## HW3_FPMUL_754SP
module HW3_FPMUL_754SP(Clk, Rst, St, FPmplier, FPmcand, Done, Ovf, Unf, FPproduct);
Settings: LEC_CHECK=0, ABC_AREA=1, CAP_MARGIN=20, CELL_PAD_IN_SITES_DETAIL_PLACEMENT=1, CORE_ASPECT_RATIO=0.99, CORE_MARGIN=2, CORE_UTILIZATION=40, CTS_CLUSTER_DIAMETER=170, HOLD_SLACK_MARGIN=0.04, SLEW_MARGIN=5; clock period 8.6 ns.
run.sh (not shown) runs the stock make flow with config.mk's settings and CLKGATE_MAP_FILE=.
The starting point passed the timing, DRC and antenna checks.
Edit:
- CELL_PAD_IN_SITES_DETAIL_PLACEMENT: 1 -> unset
- CORE_ASPECT_RATIO: 0.99 -> unset
- HOLD_SLACK_MARGIN: 0.04 -> unset
- SLEW_MARGIN: 5 -> 20
After rerunning:
- worst setup slack is better by 73 ps
- synthesized area is unchanged
- final cell count stays flat
- clock skew stays flat
Edit:
- ABC_AREA: 1 -> unset
- CORE_ASPECT_RATIO: unset -> 0.94
- CTS_CLUSTER_DIAMETER: 170 -> 292
- CTS_CLUSTER_SIZE: unset -> 47
- PLACE_DENSITY_LB_ADDON: unset -> 0.0
- SETUP_SLACK_MARGIN: unset -> -0.26
=>
- This time the run completed, yet does not pass: setup timing
- cell count decreases by 13%
- core utilization increases by 4.6 points
- clock skew stays flat
- design area increases by 2.0%
- die size decreases by 6.9%

---

## oak
Starting RTL as in the previous note.
export LEC_CHECK = 0
export ABC_AREA = 1
export CAP_MARGIN = 20
export CELL_PAD_IN_SITES_DETAIL_PLACEMENT = 1
export CORE_MARGIN = 2
export CORE_UTILIZATION = 33
export CTS_CLUSTER_DIAMETER = 263
export CTS_CLUSTER_SIZE = 28
export GPL_ROUTABILITY_DRIVEN = 1
export GPL_TIMING_DRIVEN = 0
export MIN_ROUTING_LAYER = met2
export PLACE_DENSITY_LB_ADDON = 0.23
export SLEW_MARGIN = 20
export TNS_END_PERCENT = 30
create_clock -name core_clock -period 4.75 [get_ports {Clk}]
Although oak finished all stages, its layout failed final checks on negative setup slack.
Inputs modified between oak and pine:
- PLACE_DENSITY_LB_ADDON removed (was 0.23)
- MIN_ROUTING_LAYER removed (was met2)
- CORE_UTILIZATION changed from 33 to 40
- CTS_CLUSTER_SIZE removed (was 28)
- CELL_PAD_IN_SITES_DETAIL_PLACEMENT removed (was 1)
- GPL_ROUTABILITY_DRIVEN removed (was 1)
- CTS_CLUSTER_DIAMETER changed from 263 to 96
- GPL_TIMING_DRIVEN removed (was 0)
- the clock period (ns, I/O delays scaled along) changed from 4.75 to 8.6
### Flow results
- Summary of oak and pine: one run falls short of a clean finish, namely oak.
- Comparing oak and pine, total negative setup slack is higher on pine.
- Diff pine..oak | distinct cell type count after synthesis | unchanged
- pine vs oak, highest layer used for signal routing: met4 vs met5
#### Input delta (birch over pine)
- PLACE_DENSITY_LB_ADDON now 0.0, previously not set
- SETUP_SLACK_MARGIN now -0.34, previously not set
- CTS_CLUSTER_DIAMETER now 292, was 96
- CORE_ASPECT_RATIO now 1.04, previously not set
- TNS_END_PERCENT no longer set, was 30
- ABC_AREA no longer set, was 1
- CTS_CLUSTER_SIZE now 47, previously not set
==> comparison <==
Summary: fmax, birch worse than pine
As of birch, number of distinct library cells after synthesis had risen by more than half compared to pine.
The layout from birch, despite a flow that completed every stage, fails the layout checks, with the failing checks listed as negative setup slack.
Of the two candidates, pine has the better final worst slack and birch the worse one.
birch ended with less final hold slack than pine.
Summary of the comparison: cell area is higher in birch, relative to pine.
birch: final estimated routing congestion in global placement about 5% below pine
## Diff of input files: maple against birch
- CTS_CLUSTER_DIAMETER removed (was 292)
- CTS_CLUSTER_SIZE removed (was 47)
- PLACE_DENSITY_LB_ADDON removed (was 0.0)
- SETUP_SLACK_MARGIN removed (was -0.34)
- CORE_ASPECT_RATIO removed (was 1.04)
- the clock period (ns, I/O delays scaled along) changed from 8.6 to 8.51
==> results <==
- Total routing resource utilization after global routing, birch and maple: lower on maple
- From birch to maple the numbers moved as follows: post-route worst setup slack has increased, cell area reported after detailed placement has decreased.
- maple ended with every stage complete and zero timing, DRC or antenna violations.

---

## build 19
HW3_FPMUL_754SP again, from the RTL that the note above started with.
clock: 8.6 ns
lec_check: 0
cap_margin: 20
core_aspect_ratio: 0.85
core_margin: 2
core_utilization: 40
cts_cluster_diameter: 292
cts_cluster_size: 47
place_density_lb_addon: 0.0
setup_slack_margin: -0.31
slew_margin: 20
The layout from build 19, despite a flow that completed every stage, fails the layout checks, with the failing checks listed as setup timing.
The inputs of build 84 differ from those of build 19 as listed below.
- CTS_CLUSTER_DIAMETER: 292 -> unset
- CORE_UTILIZATION: 40 -> 72
- CTS_CLUSTER_SIZE: 47 -> 62
- SETUP_SLACK_MARGIN: -0.31 -> unset
- CORE_ASPECT_RATIO: 0.85 -> unset
- PLACE_DENSITY_LB_ADDON: 0.0 -> 0.2
==> comparison <==
- For build 84, the timing endpoint of the critical path was F[20]$_DFFE_PP_, unlike build 19, where it was F[19]$_DFFE_PP_.
- The critical path launch point comes out FPmplier[21] in one run and FPmplier[20] in the other, namely in build 84 and build 19 respectively.
- Of build 84 and build 19, build 19 shows the higher top achievable clock speed, with build 84 below it.
- [build 84] final weighted congestion in routability-driven placement rose 14% relative to build 19
- Build 84 vs build 19, fraction of standard cell area that is sequential went down by 0.21 points.
- The flow completed for build 84, but it is not clean: the layout still shows setup timing.
> inputs changed (build 84 -> build 83)
- CORE_UTILIZATION changed from 72 to 40
- CTS_CLUSTER_SIZE removed (was 62)
- PLACE_DENSITY_LB_ADDON removed (was 0.2)
## What came out
No stage failed in build 83, and the final checks on the layout all came back clean. Max global-route wire length before repair across build 83 and build 84: build 84. Lower routed wire length among build 83 and build 84: build 83. The final cell count number comes out higher for build 83 vs build 84. Compared to build 84, build 83 has setup slack 0.92 ns higher.

---

HW3_FPMUL_754SP again, from the RTL that the note above started with.
Settings: LEC_CHECK=0, ABC_AREA=0, CAP_MARGIN=0, CELL_PAD_IN_SITES_DETAIL_PLACEMENT=2, CELL_PAD_IN_SITES_GLOBAL_PLACEMENT=2, CORE_ASPECT_RATIO=1.01, CORE_MARGIN=2, CORE_UTILIZATION=53, CTS_CLUSTER_DIAMETER=285, CTS_CLUSTER_SIZE=21, GPL_ROUTABILITY_DRIVEN=1, GPL_TIMING_DRIVEN=0, MAX_ROUTING_LAYER=met4, MIN_ROUTING_LAYER=met2, PLACE_DENSITY_LB_ADDON=0.09, SETUP_SLACK_MARGIN=1.77, SLEW_MARGIN=0, TNS_END_PERCENT=20; clock period 12.4 ns.
The starting point aborted during detailed placement with DPL-0033.
Change:
- ABC_AREA: 0 -> not set
- CAP_MARGIN: 0 -> 20
- CELL_PAD_IN_SITES_DETAIL_PLACEMENT: 2 -> not set
- CELL_PAD_IN_SITES_GLOBAL_PLACEMENT: 2 -> not set
- CORE_ASPECT_RATIO: 1.01 -> not set
- CORE_UTILIZATION: 53 -> 69
- CTS_CLUSTER_DIAMETER: 285 -> not set
- CTS_CLUSTER_SIZE: 21 -> not set
- GPL_ROUTABILITY_DRIVEN: 1 -> not set
- GPL_TIMING_DRIVEN: 0 -> not set
- MAX_ROUTING_LAYER: met4 -> not set
- MIN_ROUTING_LAYER: met2 -> not set
- PLACE_DENSITY_LB_ADDON: 0.09 -> not set
- SETUP_SLACK_MARGIN: 1.77 -> not set
- SLEW_MARGIN: 0 -> 20
- TNS_END_PERCENT: 20 -> not set
- clock period: 12.4 -> 8.51 ns (I/O delays scaled with it)
With this change the flow reached the layout checks and failed them: setup timing.
Die area is lower by about a fifth.
Synthesized cell count does not change.
Area after synthesis is unchanged.
Change:
- CORE_UTILIZATION: 69 -> 57
- SETUP_SLACK_MARGIN: not set -> 1.97
- clock period: 8.51 -> 7.48 ns (I/O delays scaled with it)
Result: The new run completed, yet does not pass: setup timing. Count of clock-buffer cells in the layout rises by 2. Utilization fell by 7.7 points. Setup slack gets worse by 510 ps. Final area went up by 9.6%. Wire length increases by 8.2%. Non-clock buffer count goes up by 93. Die area is higher by 21%. Register-to-register slack got worse by 790 ps. Area after synthesis stays the same.
Change:
- CORE_ASPECT_RATIO: not set -> 1.97
- CORE_UTILIZATION: 57 -> 40
- CTS_CLUSTER_DIAMETER: not set -> 292
- CTS_CLUSTER_SIZE: not set -> 47
- SETUP_SLACK_MARGIN: 1.97 -> not set
- clock period: 7.48 -> 8.6 ns (I/O delays scaled with it)
The new run completed with no timing, DRC or antenna violations. Non-clock buffer count goes down by 99. Clock skew barely changes. Clock-buffer cell count goes down by 1. First-iteration DRC count goes down by about a fifth. Global-route usage goes down by 14 points. Worst setup slack improves by 780 ps. Critical path depth goes down by 2. Final cell count goes up slightly. Design area goes down by a little under a tenth.
Change:
- ABC_AREA: not set -> 1
- CELL_PAD_IN_SITES_DETAIL_PLACEMENT: not set -> 0
- CELL_PAD_IN_SITES_GLOBAL_PLACEMENT: not set -> 2
- CORE_ASPECT_RATIO: 1.97 -> 1.12
- CORE_UTILIZATION: 40 -> 58
- CTS_CLUSTER_DIAMETER: 292 -> 170
- CTS_CLUSTER_SIZE: 47 -> not set
- GPL_ROUTABILITY_DRIVEN: not set -> 0
- GPL_TIMING_DRIVEN: not set -> 0
- HOLD_SLACK_MARGIN: not set -> 0.04
- MIN_ROUTING_LAYER: not set -> met2
- PLACE_DENSITY: not set -> 0.59
- SLEW_MARGIN: 20 -> 5
After rerunning:
- This time the run stopped in global placement without I/O on GPL-0301
- area after synthesis went up by 7.6%
- synthesized cell count is higher by 29%
- die area decreases by 26%
Change:
- ABC_AREA: 1 -> 0
- CELL_PAD_IN_SITES_DETAIL_PLACEMENT: 0 -> not set
- CELL_PAD_IN_SITES_GLOBAL_PLACEMENT: 2 -> not set
- CORE_ASPECT_RATIO: 1.12 -> not set
- CORE_UTILIZATION: 58 -> 72
- CTS_CLUSTER_DIAMETER: 170 -> 237
- CTS_CLUSTER_SIZE: not set -> 38
- GPL_ROUTABILITY_DRIVEN: 0 -> not set
- GPL_TIMING_DRIVEN: 0 -> not set
- HOLD_SLACK_MARGIN: 0.04 -> not set
- MIN_ROUTING_LAYER: met2 -> not set
- PLACE_DENSITY: 0.59 -> not set
- PLACE_DENSITY_LB_ADDON: not set -> 0.2
- SETUP_SLACK_MARGIN: not set -> 2.3
- SLEW_MARGIN: 5 -> 20
With this change the flow ended with an error in global routing.
Synthesized cell count decreases by about a fifth.
Die size decreases by a quarter to a third.
Area after synthesis decreases by a little under a tenth.

---

## job 8158
The RTL this note starts from:
==> flow/design.v <==
module HW3_FPMUL_754SP(Clk, Rst, St, FPmplier, FPmcand, Done, Ovf, Unf, FPproduct);
	input Clk, Rst, St;
	input [31:0] FPmplier, FPmcand;
	output reg [31:0] FPproduct;
	output reg Ovf, Unf, Done;
	wire [47:0] mult_out;
	wire [8:0] expo_out;		 
	reg [22:0] F;
	reg [8:0] E, E_biased;
	reg S;
	reg [1:0] state;
	assign mult_out = ({1'b1, FPmplier[22:0]}) * ({1'b1, FPmcand[22:0]});
	assign expo_out = (FPmplier[30:23] - 8'd127) + (FPmcand[30:23] - 8'd127);
	always @ (posedge Clk)	begin
		Done <= 1'b0;
		Ovf <= 1'b0;
		Unf <= 1'b0;
		if(Rst == 1'b1) begin
			state <= 2'b00;
		end
		else
		case(state)
			0: begin
				if(St == 1'b0)
					state <= 2'b00;
				else
					state <= 2'b01;
			end
			1: begin
				state <= 2'b10;
				S <= FPmplier[31] ^ FPmcand[31];
				if(FPmplier == 32'b0 || FPmcand == 32'b0) begin
					E <= 9'b0;
					E_biased <= 9'b0;
					F <= mult_out[45:23];
				end
				else if(mult_out[47] == 1'b1) begin
					E <= expo_out + 9'b1;
					E_biased <= expo_out + 9'd128;
					F <= mult_out[46:24];
				end
				else begin
					E <= expo_out;
					E_biased <= expo_out + 9'd127;
					F <= mult_out[45:23];
				end
			end
			2: begin
				state <= 2'b0;
				Done <= 1'b1;
				if(E_biased > 8'b11111110)
					Ovf <= 1'b1;
				if(E_biased < 8'b00000001)
					Unf <= 1'b1;
				FPproduct <= {S, E_biased[7:0], F};
			end
			default: begin
				if(St == 1'b0)
					state <= 2'b00;
				else
					state <= 2'b01;
			end
		endcase
	end
endmodule
clock: 5.62 ns
lec_check: 0
abc_area: 0
cap_margin: 0
cell_pad_in_sites_detail_placement: 0
core_margin: 2
core_utilization: 72
cts_cluster_diameter: 285
cts_cluster_size: 58
max_routing_layer: met5
place_density: 0.72
setup_slack_margin: 1.48
slew_margin: 15
tns_end_percent: 5
Job 8158 did not finish; a tool error ended it in 5_1_grt.
## Diff of input files: job 5632 against job 8158
# job 8158
export LEC_CHECK = 0
export ABC_AREA = 0
export CAP_MARGIN = 0
export CELL_PAD_IN_SITES_DETAIL_PLACEMENT = 0
export CORE_MARGIN = 2
export CORE_UTILIZATION = 72
export CTS_CLUSTER_DIAMETER = 285
export CTS_CLUSTER_SIZE = 58
export MAX_ROUTING_LAYER = met5
export PLACE_DENSITY = 0.72
export SETUP_SLACK_MARGIN = 1.48
export SLEW_MARGIN = 15
export TNS_END_PERCENT = 5
create_clock -name core_clock -period 5.62 [get_ports {Clk}]
# job 5632
export LEC_CHECK = 0
export ABC_AREA = 1
export CAP_MARGIN = 0
export CELL_PAD_IN_SITES_DETAIL_PLACEMENT = 0
export CORE_MARGIN = 2
export CORE_UTILIZATION = 72
export CTS_CLUSTER_DIAMETER = 285
export CTS_CLUSTER_SIZE = 58
export MAX_ROUTING_LAYER = met5
export SETUP_SLACK_MARGIN = 0.45
export SLEW_MARGIN = 15
export TNS_END_PERCENT = 20
create_clock -name core_clock -period 8.4 [get_ports {Clk}]
Notes after the runs:
Job 5632 ends up with a die area that is 7.4% higher than in job 8158.
In the tables for job 5632 and job 8158, worst setup slack after placement reads lower with job 8158.
What the final checks of job 5632 revealed, after a flow that finished every stage, was a layout that fails on max-capacitance violations, max-slew violations.
Adder and majority gate portion of the synthesized area (lower): job 5632
Looking at combined area of all synthesized cells across both flows, job 5632 is the weaker of the two, with job 8158 ahead.
Synthesized cell count in job 5632 vs job 8158: up 694
Setup changes, job 5632 to job 9049
# job 5632
export LEC_CHECK = 0
export ABC_AREA = 1
export CAP_MARGIN = 0
export CELL_PAD_IN_SITES_DETAIL_PLACEMENT = 0
export CORE_MARGIN = 2
export CORE_UTILIZATION = 72
export CTS_CLUSTER_DIAMETER = 285
export CTS_CLUSTER_SIZE = 58
export MAX_ROUTING_LAYER = met5
export SETUP_SLACK_MARGIN = 0.45
export SLEW_MARGIN = 15
export TNS_END_PERCENT = 20
create_clock -name core_clock -period 8.4 [get_ports {Clk}]
# job 9049
export LEC_CHECK = 0
export ABC_AREA = 1
export CAP_MARGIN = 0
export CELL_PAD_IN_SITES_DETAIL_PLACEMENT = 0
export CORE_MARGIN = 2
export CORE_UTILIZATION = 72
export CTS_CLUSTER_DIAMETER = 285
export CTS_CLUSTER_SIZE = 72
export MAX_ROUTING_LAYER = met5
export SETUP_SLACK_MARGIN = -0.53
export SLEW_MARGIN = 15
export TNS_END_PERCENT = 20
create_clock -name core_clock -period 6.8 [get_ports {Clk}]
==> results <==
From job 5632 to job 9049 the numbers moved as follows: via count normalized by instance count went up. Complete run, failing final checks: job 9049, reason negative setup slack.
Here is what was changed in the inputs of job 9583 compared with job 9049.
# job 9049
export LEC_CHECK = 0
export ABC_AREA = 1
export CAP_MARGIN = 0
export CELL_PAD_IN_SITES_DETAIL_PLACEMENT = 0
export CORE_MARGIN = 2
export CORE_UTILIZATION = 72
export CTS_CLUSTER_DIAMETER = 285
export CTS_CLUSTER_SIZE = 72
export MAX_ROUTING_LAYER = met5
export SETUP_SLACK_MARGIN = -0.53
export SLEW_MARGIN = 15
export TNS_END_PERCENT = 20
create_clock -name core_clock -period 6.8 [get_ports {Clk}]
# job 9583
export LEC_CHECK = 0
export ABC_AREA = 0
export CAP_MARGIN = 0
export CELL_PAD_IN_SITES_DETAIL_PLACEMENT = 0
export CORE_MARGIN = 2
export CORE_UTILIZATION = 65
export CTS_CLUSTER_DIAMETER = 285
export CTS_CLUSTER_SIZE = 58
export MAX_ROUTING_LAYER = met5
export SETUP_SLACK_MARGIN = 1.46
export SLEW_MARGIN = 15
export TNS_END_PERCENT = 5
create_clock -name core_clock -period 5.62 [get_ports {Clk}]
Results
- Job 9583 had finished all stages when the layout checks came back failing, citing negative setup slack.
- Instance count on the critical path in job 9583 is 1 below job 9049.
- Gate count after technology mapping in job 9583 is 694 below job 9049.
- Any difference in sequential share of layout area between job 9049 and job 9583 is small enough to ignore.
- Job 9049 -> job 9583: core footprint increased slightly
- For the area share of fa/ha/maj cells after synthesis, job 9583 came in 3.9 points higher than job 9049 did.
